==> inputs of run M <==
==> flow/design.v <==
`timescale 1ns / 1ps
module skin_detection(
    input clk,
    input n_rst,
    input [23:0] i_vid_data,
    input i_vid_hsync,
    input i_vid_vsync,
    input i_vid_VDE,
    input [3:0] sw,
    output reg [23:0] o_vid_data,
    output reg o_vid_hsync,
    output reg o_vid_vsync,
    output reg o_vid_VDE
);
    localparam [7:0] skin_y = 8'd80;
    localparam [7:0] skin_cb_min = 8'd70;  
    localparam [7:0] skin_cb_max = 8'd135;  
    localparam [7:0] skin_cr_min = 8'd120;  
    localparam [7:0] skin_cr_max = 8'd180;   
    reg signed [8:0] y, ytemp;
    reg signed [8:0] cb;
    reg signed [8:0] cr;
    reg signed [8:0] rtemp,gtemp,btemp, rtemp2, gtemp2, btemp2;
    localparam [7:0] r  = 8'd255;
    localparam [7:0] g = 8'd0;
    localparam [7:0] b = 8'd255;
    wire [7:0] red, green, blue;
    assign {red, blue, green} = i_vid_data;
    wire hsync = i_vid_hsync;
    wire vsync = i_vid_vsync;
    wire VDE = i_vid_VDE;
    always @(posedge clk) begin
        if(sw == 4'd1) begin
        ytemp <= 16+ (256*red+green*645+blue*98)/1000;
        cb <= (577*(btemp-ytemp))/1000+128;
        cr <= (713*(rtemp-ytemp))/1000+128;
        y <= ytemp;
        rtemp <= red;
        gtemp <= green;
        btemp <= blue;
        rtemp2 <= rtemp;
        gtemp2 <= gtemp;
        btemp2 <= btemp;
        if(y > skin_y && skin_cb_min < cb && skin_cb_max > cb && skin_cr_min < cr && skin_cr_max > cr) begin
            o_vid_data[23:16] <= rtemp2;
            o_vid_data[15:8] <= btemp2;
            o_vid_data[7:0] <= gtemp2;
        end else begin
            o_vid_data[23:16] <= r;
            o_vid_data[15:8] <= b;
            o_vid_data[7:0] <= g;
        end
        o_vid_hsync <=  hsync;
        o_vid_vsync <=  vsync;
        o_vid_VDE <=  VDE;
    end
    end
endmodule
`timescale 1ns / 1ps
module inversion(
    input clk,
    input n_rst,
    input [23:0] i_vid_data,
    input i_vid_hsync,
    input i_vid_vsync,
    input i_vid_VDE,
    input [3:0] sw,
    output reg [23:0] o_vid_data,
    output reg o_vid_hsync,
    output reg o_vid_vsync,
    output reg o_vid_VDE
);
    wire [7:0] red, green, blue;
    assign {red, green, blue} = i_vid_data;
 always @(posedge clk) begin
        if(sw == 4'd2) begin
            o_vid_data[23:16] <= 255-red;
            o_vid_data[15:8] <= 255-green;
            o_vid_data[7:0] <= 255-blue;
        end
        o_vid_hsync <= i_vid_hsync;
        o_vid_vsync <=  i_vid_vsync;
        o_vid_VDE <=  i_vid_VDE;
        end
endmodule
`timescale 1ns / 1ps
module position(
input clk,
    input n_rst,
    input [23:0] i_vid_data,
    input i_vid_hsync,
    input i_vid_vsync,
    input i_vid_VDE,
    input [3:0] sw,
    output reg [23:0] o_vid_data,
    output reg o_vid_hsync,
    output reg o_vid_vsync,
    output reg o_vid_VDE
);
    wire [7:0] red, green, blue;
    reg [16:0] vcount, hcount;
    reg [16:0] vcount_q, hcount_q;
    assign {red, blue, green} = i_vid_data;
    always @* begin
        hcount = hcount_q;
        vcount = vcount_q;
        if(!n_rst) begin
            hcount = 0;
            vcount = 0;
        end else
            if(i_vid_VDE) begin
        if(hcount_q>=16'd1919) begin
            hcount = 0;
            if(vcount_q>=16'd1079)
                vcount =0;
         else vcount = vcount_q +1;
    end else hcount = hcount_q +1;
    end
    end
    always @(posedge clk) begin
        hcount_q <= hcount;
        vcount_q <= vcount;
    end
    wire [7:0] grey = (3*red)/100 + (59*green)/100 + (11*blue)/100;
     always @(posedge clk) begin
           if(sw == 4'd3) begin
             if (hcount > 200 && hcount < 800) begin
                o_vid_data[23:16] <= grey;
                 o_vid_data[15:8] <= grey; 
                 o_vid_data[7:0] <= grey;         
           end
           else
             o_vid_data <= i_vid_data;
           end
           o_vid_hsync <= i_vid_hsync;
           o_vid_vsync <=  i_vid_vsync;
           o_vid_VDE <=  i_vid_VDE;
           end
endmodule
`timescale 1ns / 1ps
module colour_change #
(
    parameter DATA_WIDTH = 24  
)
(
    input  wire                   clk,
    input  wire                   n_rst,
    input  wire [DATA_WIDTH-1:0] i_vid_data,
    input  wire                  i_vid_hsync,
    input  wire                  i_vid_vsync,
    input  wire                  i_vid_VDE,
    output reg [DATA_WIDTH-1:0] o_vid_data,
    output reg                  o_vid_hsync,
    output reg                  o_vid_vsync,
    output reg                  o_vid_VDE,
    input wire [3:0] btn,
    input wire [3:0] sw,
    output wire [3:0] led 
);
 assign led = 4'd0;
 wire [23:0] out1, out2,out3;
   wire hsync, vsync, vde, hsync2, vsync2, vde2, hsync3, vsync3, vde3;
   always@* begin
       case(sw)
           4'd1:begin o_vid_data=out1;
           o_vid_hsync = hsync;
           o_vid_vsync = vsync;
           o_vid_VDE = vde;
           end
           4'd2: begin 
            o_vid_data=out2;
            o_vid_hsync = hsync2;
            o_vid_vsync = vsync2;
            o_vid_VDE = vde2;
           end
           4'd3: begin 
           o_vid_data=out3;
           o_vid_hsync = hsync3;
           o_vid_vsync = vsync3;
           o_vid_VDE = vde3;
          end
          default: begin
           o_vid_data=i_vid_data;
           o_vid_hsync = i_vid_hsync;
           o_vid_vsync = i_vid_vsync;
           o_vid_VDE = i_vid_VDE;
           end
       endcase
   end
   skin_detection skin(.clk(clk), .n_rst(n_rst), .i_vid_data(i_vid_data), .i_vid_hsync(i_vid_hsync), .i_vid_vsync(i_vid_vsync), .i_vid_VDE(i_vid_VDE), .o_vid_data(out1), .o_vid_hsync(hsync), .o_vid_vsync(vsync), .o_vid_VDE(vde), .sw(sw));
   inversion inverse(.clk(clk), .n_rst(n_rst), .i_vid_data(i_vid_data), .i_vid_hsync(i_vid_hsync), .i_vid_vsync(i_vid_vsync), .i_vid_VDE(i_vid_VDE), .o_vid_data(out2), .o_vid_hsync(hsync2), .o_vid_vsync(vsync2), .o_vid_VDE(vde2), .sw(sw));
   position pos(.clk(clk), .n_rst(n_rst), .i_vid_data(i_vid_data), .i_vid_hsync(i_vid_hsync), .i_vid_vsync(i_vid_vsync), .i_vid_VDE(i_vid_VDE), .o_vid_data(out3), .o_vid_hsync(hsync3), .o_vid_vsync(vsync3), .o_vid_VDE(vde3), .sw(sw));
endmodule
==> flow/run.sh <==
#!/bin/bash
# the make line also repeats each setting of config.mk as NAME=value (left out here)
make -C /OpenROAD-flow-scripts/flow DESIGN_CONFIG=/design/flow/config.mk WORK_HOME=/design/flow/orfs CLKGATE_MAP_FILE= finish
==> flow/config.mk <==
export PLATFORM = sky130hd
export DESIGN_NAME = colour_change
export DESIGN_NICKNAME = colour_change
export VERILOG_FILES = /design/flow/design.v
export SDC_FILE = /design/flow/constraint.sdc
export NUM_CORES = 4
export LEC_CHECK = 0
export CAP_MARGIN = 20
export CORE_ASPECT_RATIO = 0.71
export CORE_MARGIN = 2
export CORE_UTILIZATION = 70
export CTS_CLUSTER_SIZE = 37
export HOLD_SLACK_MARGIN = 0.3
export SETUP_SLACK_MARGIN = 0.42
export SLEW_MARGIN = 20
export TNS_END_PERCENT = 5
==> flow/constraint.sdc <==
create_clock -name core_clock -period 12.9 [get_ports {clk}]
set_input_delay 2.5800 -clock core_clock [delete_from_list [all_inputs] [get_ports {clk}]]
set_output_delay 2.5800 -clock core_clock [all_outputs]
set_load 0.01 [all_outputs]
==> run F: changes against run M <==
==> flow/config.mk (replaced) <==
export PLATFORM = sky130hd
export DESIGN_NAME = colour_change
export DESIGN_NICKNAME = colour_change
export VERILOG_FILES = /design/flow/design.v
export SDC_FILE = /design/flow/constraint.sdc
export NUM_CORES = 4
export LEC_CHECK = 0
export CAP_MARGIN = 20
export CORE_MARGIN = 2
export CORE_UTILIZATION = 67
export SETUP_SLACK_MARGIN = -0.92
export SLEW_MARGIN = 20
==> flow/constraint.sdc (replaced) <==
create_clock -name core_clock -period 12.2 [get_ports {clk}]
set_input_delay 2.4400 -clock core_clock [delete_from_list [all_inputs] [get_ports {clk}]]
set_output_delay 2.4400 -clock core_clock [all_outputs]
set_load 0.01 [all_outputs]
==> run D: changes against run M <==
==> flow/config.mk (replaced) <==
export PLATFORM = sky130hd
export DESIGN_NAME = colour_change
export DESIGN_NICKNAME = colour_change
export VERILOG_FILES = /design/flow/design.v
export SDC_FILE = /design/flow/constraint.sdc
export NUM_CORES = 4
export LEC_CHECK = 0
export ABC_AREA = 0
export CAP_MARGIN = 20
export CORE_MARGIN = 2
export CORE_UTILIZATION = 64
export CTS_CLUSTER_DIAMETER = 281
export CTS_CLUSTER_SIZE = 99
export PLACE_DENSITY = 0.56
export SLEW_MARGIN = 20
==> flow/constraint.sdc (replaced) <==
create_clock -name core_clock -period 20.0 [get_ports {clk}]
set_input_delay 4.0000 -clock core_clock [delete_from_list [all_inputs] [get_ports {clk}]]
set_output_delay 4.0000 -clock core_clock [all_outputs]
set_load 0.01 [all_outputs]
==> qor.yml <==
outcome: "stopped before the end"
flow.stopped_at: "5_1_grt"
error: "[ERROR GRT-0116] Global routing finished with congestion. Check the congestion regions in the DRC Viewer."
core_util_floorplan_pct: 67.7
fp.dieW_um: 201
synth_xor_xnor_area_share_pct: 8.46
rows: 72
postCtsHoldBufs: 0
die_h_um: 201
hpwl_um: 73000
placed_cell_area_um2: 34400
dp.cells: 4512
post-place-ws_ns: -2.66
(the above is from run F)
==> qor.yml <==
core_util_floorplan_pct: 64.4
outcome: "complete, no violations"
postCtsHoldBufs: 0
synth_xor_xnor_area_share_pct: 8.46
dp.cells: 3636
placed_cell_area_um2: 27100
rows: 74
(the above is from run D)
==> qor.yml <==
outcome: "stopped before the end"
hpwl_um: 79900
synth_xor_xnor_area_share_pct: 8.46
rows: 59
fp.dieW_um: 233
placed_cell_area_um2: 33700
dp.cells: 4428
flow.stopped_at: "4_1_cts"
core_util_floorplan_pct: 71.2
die_h_um: 167
error: "[ERROR DPL-0033] detailed placement checks failed during check placement."
(the above is from run M)

---

==> 05-18: inputs <==
Starts from the design.v that is shown in full above.
==> flow/config.mk <==
export PLATFORM = sky130hd
export DESIGN_NAME = colour_change
export DESIGN_NICKNAME = colour_change
export VERILOG_FILES = /design/flow/design.v
export SDC_FILE = /design/flow/constraint.sdc
export NUM_CORES = 4
export LEC_CHECK = 0
export CAP_MARGIN = 20
export CORE_MARGIN = 2
export CORE_UTILIZATION = 70
export CTS_CLUSTER_SIZE = 37
export SETUP_SLACK_MARGIN = 0.42
export SLEW_MARGIN = 20
==> flow/constraint.sdc <==
create_clock -name core_clock -period 13.5 [get_ports {clk}]
set_input_delay 2.7000 -clock core_clock [delete_from_list [all_inputs] [get_ports {clk}]]
set_output_delay 2.7000 -clock core_clock [all_outputs]
set_load 0.01 [all_outputs]
run.sh (not shown) runs the stock make flow with config.mk's settings and CLKGATE_MAP_FILE=.
==> inputs of 01-10, as changes to 05-18 <==
--- a/flow/config.mk
+++ b/flow/config.mk
@@ -7,7 +7,5 @@
 export LEC_CHECK = 0
 export CAP_MARGIN = 20
 export CORE_MARGIN = 2
-export CORE_UTILIZATION = 70
-export CTS_CLUSTER_SIZE = 37
-export SETUP_SLACK_MARGIN = 0.42
+export CORE_UTILIZATION = 68
 export SLEW_MARGIN = 20
==> flow/constraint.sdc (replaced) <==
create_clock -name core_clock -period 18.1 [get_ports {clk}]
set_input_delay 3.6200 -clock core_clock [delete_from_list [all_inputs] [get_ports {clk}]]
set_output_delay 3.6200 -clock core_clock [all_outputs]
set_load 0.01 [all_outputs]
==> inputs of 05-15, as changes to 05-18 <==
==> flow/config.mk (replaced) <==
export PLATFORM = sky130hd
export DESIGN_NAME = colour_change
export DESIGN_NICKNAME = colour_change
export VERILOG_FILES = /design/flow/design.v
export SDC_FILE = /design/flow/constraint.sdc
export NUM_CORES = 4
export LEC_CHECK = 0
export ABC_AREA = 0
export CAP_MARGIN = 20
export CORE_MARGIN = 2
export CORE_UTILIZATION = 58
export CTS_CLUSTER_DIAMETER = 281
export CTS_CLUSTER_SIZE = 99
export PLACE_DENSITY = 0.82
export SLEW_MARGIN = 20
export TNS_END_PERCENT = 15
==> flow/constraint.sdc (replaced) <==
create_clock -name core_clock -period 20.0 [get_ports {clk}]
set_input_delay 4.0000 -clock core_clock [delete_from_list [all_inputs] [get_ports {clk}]]
set_output_delay 4.0000 -clock core_clock [all_outputs]
set_load 0.01 [all_outputs]
==> results <==
metric                                                                   01-10                   05-18                05-15
Outcome                                               timing/DRC/antenna clean  stopped before the end  timing/DRC/antenna clean
Stage where the flow stopped                                                 -          global routing                    -
Nature of the critical path endpoint                                 flip-flop                       -            flip-flop
CTS tree                                                                   yes                       -                  yes
Layout Utilization                                                       0.740                       -                0.627
Final WS setup                                                          827 ps                       -              1570 ps
Met2 WL                                                               32400 µm                       -             33100 µm
Area of the chip                                                     40000 µm²               38900 µm²            46700 µm²
Count of TritonRoute iterations in the first routing pass                    5                       -                    6
Avg Vias per Cell                                                         6.56                       -                 6.42
Reg-to-reg startpoint                                            skin.btemp[0]                       -        skin.ytemp[0]
